==> flow/design.v (excerpt) <==
module ConvEngine (
    input         clk,
    input         rst,
    input  [31:0] DMAport,        
    input         acc_enable,     
    input         acc_clear,      
    output [31:0] result          
);
For scale: about 68 I/O pins.
export LEC_CHECK = 0
export ABC_AREA = 0
export CAP_MARGIN = 20
export CELL_PAD_IN_SITES_DETAIL_PLACEMENT = 0
export CORE_MARGIN = 5
export CORE_UTILIZATION = 72
export CTS_CLUSTER_DIAMETER = 259
export CTS_CLUSTER_SIZE = 100
export GPL_ROUTABILITY_DRIVEN = 0
export GPL_TIMING_DRIVEN = 1
export MAX_ROUTING_LAYER = met4
export PLACE_DENSITY = 0.78
export SLEW_MARGIN = 20
export TNS_END_PERCENT = 100
create_clock -name core_clock -period 9.4 [get_ports {clk}]
run.sh (not shown) runs the stock make flow with config.mk's settings and CLKGATE_MAP_FILE=.
==> next run, changes <==
Settings changed: ABC_AREA 0 to unset, CORE_UTILIZATION 72 to 25, CTS_CLUSTER_DIAMETER 259 to unset, CTS_CLUSTER_SIZE 100 to 56, GPL_TIMING_DRIVEN 1 to 0, SETUP_SLACK_MARGIN set to 0.18, SLEW_MARGIN 20 to 40, TNS_END_PERCENT 100 to unset.
The new run completed without violations.
Worst setup slack is better by 0.25 ns.
Design area grows by 5.3%.
Non-clock buffer count increases by 56.
Global-route usage falls by 23 points.
==> next run, changes <==
Settings changed: CORE_UTILIZATION 25 to 22, CTS_CLUSTER_DIAMETER set to 259, GPL_TIMING_DRIVEN 0 to 1, SETUP_SLACK_MARGIN 0.18 to unset, SLEW_MARGIN 40 to 10, TNS_END_PERCENT set to 15.
Routed wire length went down by 2.0%.
Sequential cell count stays the same.
Synthesized cell count does not change.
Design area is about the same.
Die size increases by 13%.
==> next run, changes <==
Settings changed: CORE_MARGIN 5 to 2, CORE_UTILIZATION 22 to 72, CTS_CLUSTER_DIAMETER 259 to 41, PLACE_DENSITY 0.78 to 0.35, SETUP_SLACK_MARGIN set to 2.65, SLEW_MARGIN 10 to 40, TNS_END_PERCENT 15 to unset.
Clock period 9.4 ns to 9.29 ns, I/O delays scaled along.
Final area went down by 0.56%. Routed wire length went up by 3.8%. Global-route usage went up by 29 points. Worst setup slack gains 0.31 ns. Synthesized area is unchanged. Die size went down by about 70%. Flip-flop count does not change. Hold slack loses 0.011 ns. First-iteration DRC count went up by 8.9%.


try-pepper:
Starting RTL as in the previous note.
==> flow/config.mk <==
export PLATFORM = sky130hd
export DESIGN_NAME = ConvEngine
export DESIGN_NICKNAME = ConvEngine
export VERILOG_FILES = /design/flow/design.v
export SDC_FILE = /design/flow/constraint.sdc
export NUM_CORES = 4
export LEC_CHECK = 0
export CAP_MARGIN = 35
export CELL_PAD_IN_SITES_DETAIL_PLACEMENT = 2
export CELL_PAD_IN_SITES_GLOBAL_PLACEMENT = 3
export CORE_MARGIN = 5
export CORE_UTILIZATION = 72
export CTS_CLUSTER_DIAMETER = 204
export GPL_TIMING_DRIVEN = 1
export PLACE_DENSITY_LB_ADDON = 0.26
export SETUP_SLACK_MARGIN = 2.63
export SLEW_MARGIN = 20
export TNS_END_PERCENT = 75
==> flow/constraint.sdc <==
create_clock -name core_clock -period 10.0 [get_ports {clk}]
set_input_delay 2.0000 -clock core_clock [delete_from_list [all_inputs] [get_ports {clk}]]
set_output_delay 2.0000 -clock core_clock [all_outputs]
set_load 0.01 [all_outputs]
As the logs show, try-pepper stopped at 3_1_place_gp_skip_io after a tool error, so it never reached the end of the flow.
Inputs modified between try-pepper and try-maple:
Settings: CTS_CLUSTER_DIAMETER no longer set, was 204; TNS_END_PERCENT now 15, was 75; CELL_PAD_IN_SITES_DETAIL_PLACEMENT no longer set, was 2; CAP_MARGIN now 15, was 35; PLACE_DENSITY_LB_ADDON no longer set, was 0.26; GPL_TIMING_DRIVEN now 0, was 1; SETUP_SLACK_MARGIN now 0.65, was 2.63; CORE_MARGIN now 2, was 5; CELL_PAD_IN_SITES_GLOBAL_PLACEMENT no longer set, was 3; CORE_UTILIZATION now 40, was 72.
Results
try-maple: PASS, flow complete, no timing, DRC or antenna violations
Between try-pepper and try-maple, the post-synthesis chip area from yosys does not differ in any meaningful way.
Delta(number of placement rows, try-maple - try-pepper) > 0
The core footprint reported for try-maple is greater than that of try-pepper by 80%.
> inputs changed (try-maple -> try-harbor)
Settings: PLACE_DENSITY: unset -> 0.81; CORE_UTILIZATION: 40 -> 58; SETUP_SLACK_MARGIN: 0.65 -> unset; CTS_CLUSTER_DIAMETER: unset -> 367; TNS_END_PERCENT: 15 -> 25; CORE_ASPECT_RATIO: unset -> 0.5; CAP_MARGIN: 15 -> 25; ABC_AREA: unset -> 1; GPL_TIMING_DRIVEN: 0 -> unset; CTS_CLUSTER_SIZE: unset -> 100.
--- outcome ---
- try-harbor reports a lower share of cell area taken by muxes after synthesis than try-maple does.
- try-harbor finished end to end and its layout was clean on timing, DRC and antenna.
- Side by side, post-synthesis to final-layout area growth turned out lower in try-harbor than in try-maple.
- Lower share of the clock period used by the worst path after layout was reported by try-harbor, not try-maple.
- | first-iteration detailed-routing DRC count | try-harbor vs try-maple | worse |
Edits applied to the flow inputs when going from try-harbor to try-willow:
Settings: removing CORE_ASPECT_RATIO (formerly 0.5); setting PLACE_DENSITY_LB_ADDON to 0.26 for the first time; setting GPL_TIMING_DRIVEN to 1 for the first time; changing CAP_MARGIN from 25 to 35; removing PLACE_DENSITY (formerly 0.81); removing ABC_AREA (formerly 1); setting CELL_PAD_IN_SITES_GLOBAL_PLACEMENT to 3 for the first time; setting SETUP_SLACK_MARGIN to 2.63 for the first time; changing CORE_UTILIZATION from 58 to 72; removing CTS_CLUSTER_SIZE (formerly 100); changing CTS_CLUSTER_DIAMETER from 367 to 204; changing TNS_END_PERCENT from 25 to 80.
--- outcome ---
try-willow never completed; the flow aborted with a tool error in 3_1_place_gp_skip_io. try-harbor has a lower part of the Yosys area used for sequential elements than try-willow. Across both runs, compound-cell area share of the yosys netlist was lower for try-willow than for try-harbor. try-willow reports a higher post-synthesis xor/xnor area fraction than try-harbor does.


== the previous run ==
The RTL this note starts from:
==> flow/design.v <==
module MUX(input [31:0] DMAport, output reg [24:0] out0, out1, out2, out3, out4, out5);
	always @ (*) begin
		out0 = 25'b0;
		out1 = 25'b0;
		out2 = 25'b0;
		out3 = 25'b0;
		out4 = 25'b0;
		out5 = 25'b0;
		case(DMAport[2:0])
			3'b000: out0 = DMAport[31:7];
			3'b001: out1 = DMAport[31:7];
			3'b010: out2 = DMAport[31:7];
			3'b011: out3 = DMAport[31:7];
			3'b100: out4 = DMAport[31:7];
			3'b101: out5 = DMAport[31:7];
			default:;
		endcase
	end
endmodule
module Register(input clk, input rst, input enable, input [23:0] datain, output reg [23:0] dataout);
	always @ (posedge clk or posedge rst) begin
		if (rst)
			dataout <= 24'b0;
		else if(enable)
			dataout <= datain;
	end
endmodule
module Wallace_BaughWooley (
    input  signed [7:0] a,
    input  signed [7:0] b,
    output signed [15:0] prod
);
    assign prod = a * b;
endmodule
module ConvEngine (
    input         clk,
    input         rst,
    input  [31:0] DMAport,        
    input         acc_enable,     
    input         acc_clear,      
    output [31:0] result          
);
    wire [24:0] mux_out0, mux_out1, mux_out2, mux_out3, mux_out4, mux_out5;
    MUX demux (
        .DMAport(DMAport),
        .out0(mux_out0),
        .out1(mux_out1),
        .out2(mux_out2),
        .out3(mux_out3),
        .out4(mux_out4),
        .out5(mux_out5)
    );
    wire [23:0] reg_data [5:0];
    Register reg0 (
        .clk(clk),
        .rst(rst),
        .enable(mux_out0[0]),
        .datain(mux_out0[24:1]),
        .dataout(reg_data[0])
    );
    Register reg1 (
        .clk(clk),
        .rst(rst),
        .enable(mux_out1[0]),
        .datain(mux_out1[24:1]),
        .dataout(reg_data[1])
    );
    Register reg2 (
        .clk(clk),
        .rst(rst),
        .enable(mux_out2[0]),
        .datain(mux_out2[24:1]),
        .dataout(reg_data[2])
    );
    Register reg3 (
        .clk(clk),
        .rst(rst),
        .enable(mux_out3[0]),
        .datain(mux_out3[24:1]),
        .dataout(reg_data[3])
    );
    Register reg4 (
        .clk(clk),
        .rst(rst),
        .enable(mux_out4[0]),
        .datain(mux_out4[24:1]),
        .dataout(reg_data[4])
    );
    Register reg5 (
        .clk(clk),
        .rst(rst),
        .enable(mux_out5[0]),
        .datain(mux_out5[24:1]),
        .dataout(reg_data[5])
    );
    wire signed [7:0] pixel [8:0];
    wire signed [7:0] kernel [8:0];
    assign pixel[0] = reg_data[0][23:16];
    assign pixel[1] = reg_data[0][15:8];
    assign pixel[2] = reg_data[0][7:0];
    assign pixel[3] = reg_data[1][23:16];
    assign pixel[4] = reg_data[1][15:8];
    assign pixel[5] = reg_data[1][7:0];
    assign pixel[6] = reg_data[2][23:16];
    assign pixel[7] = reg_data[2][15:8];
    assign pixel[8] = reg_data[2][7:0];
    assign kernel[0] = reg_data[3][23:16];
    assign kernel[1] = reg_data[3][15:8];
    assign kernel[2] = reg_data[3][7:0];
    assign kernel[3] = reg_data[4][23:16];
    assign kernel[4] = reg_data[4][15:8];
    assign kernel[5] = reg_data[4][7:0];
    assign kernel[6] = reg_data[5][23:16];
    assign kernel[7] = reg_data[5][15:8];
    assign kernel[8] = reg_data[5][7:0];
    wire signed [15:0] prod [8:0];
    Wallace_BaughWooley mult0 (.a(pixel[0]), .b(kernel[0]), .prod(prod[0]));
    Wallace_BaughWooley mult1 (.a(pixel[1]), .b(kernel[1]), .prod(prod[1]));
    Wallace_BaughWooley mult2 (.a(pixel[2]), .b(kernel[2]), .prod(prod[2]));
    Wallace_BaughWooley mult3 (.a(pixel[3]), .b(kernel[3]), .prod(prod[3]));
    Wallace_BaughWooley mult4 (.a(pixel[4]), .b(kernel[4]), .prod(prod[4]));
    Wallace_BaughWooley mult5 (.a(pixel[5]), .b(kernel[5]), .prod(prod[5]));
    Wallace_BaughWooley mult6 (.a(pixel[6]), .b(kernel[6]), .prod(prod[6]));
    Wallace_BaughWooley mult7 (.a(pixel[7]), .b(kernel[7]), .prod(prod[7]));
    Wallace_BaughWooley mult8 (.a(pixel[8]), .b(kernel[8]), .prod(prod[8]));
    wire signed [31:0] prod_ext [8:0];
    assign prod_ext[0] = {{16{prod[0][15]}}, prod[0]};
    assign prod_ext[1] = {{16{prod[1][15]}}, prod[1]};
    assign prod_ext[2] = {{16{prod[2][15]}}, prod[2]};
    assign prod_ext[3] = {{16{prod[3][15]}}, prod[3]};
    assign prod_ext[4] = {{16{prod[4][15]}}, prod[4]};
    assign prod_ext[5] = {{16{prod[5][15]}}, prod[5]};
    assign prod_ext[6] = {{16{prod[6][15]}}, prod[6]};
    assign prod_ext[7] = {{16{prod[7][15]}}, prod[7]};
    assign prod_ext[8] = {{16{prod[8][15]}}, prod[8]};
    wire signed [31:0] sum_products;
    assign sum_products = prod_ext[0] + prod_ext[1] + prod_ext[2] +
                          prod_ext[3] + prod_ext[4] + prod_ext[5] +
                          prod_ext[6] + prod_ext[7] + prod_ext[8];
    reg signed [31:0] accumulator;
    always @(posedge clk or posedge rst) begin
        if (rst) begin
            accumulator <= 32'b0;
        end else if (acc_clear) begin
            accumulator <= 32'b0;
        end else if (acc_enable) begin
            accumulator <= accumulator + sum_products;
        end
    end
    assign result = accumulator;
endmodule
export LEC_CHECK = 0
export CAP_MARGIN = 20
export CELL_PAD_IN_SITES_DETAIL_PLACEMENT = 0
export CORE_ASPECT_RATIO = 0.91
export CORE_MARGIN = 2
export CORE_UTILIZATION = 72
export CTS_CLUSTER_DIAMETER = 25
export CTS_CLUSTER_SIZE = 56
export GPL_ROUTABILITY_DRIVEN = 0
export GPL_TIMING_DRIVEN = 1
export MAX_ROUTING_LAYER = met4
export PLACE_DENSITY_LB_ADDON = 0.0
export SETUP_SLACK_MARGIN = 2.65
export SLEW_MARGIN = 40
create_clock -name core_clock -period 9.29 [get_ports {clk}]
#### Input delta (the current run over the previous run)
- CTS_CLUSTER_DIAMETER: 25 -> 231
- SETUP_SLACK_MARGIN: 2.65 -> 2.02
- CORE_ASPECT_RATIO: 0.91 -> 0.71
- ABC_AREA: unset -> 1
- PLACE_DENSITY_LB_ADDON: 0.0 -> 0.12
- the clock period (ns, I/O delays scaled along): 9.29 -> 7.05
## What came out
The current run: all stages done; final checks FAILED (setup timing). Setup slack: the current run less than the previous run. The current run reports a lower minimum hold slack than the previous run does. Changes observed in the current run relative to the previous run: combinational share of cell area went down. More vias were needed by the current run than by the previous run.
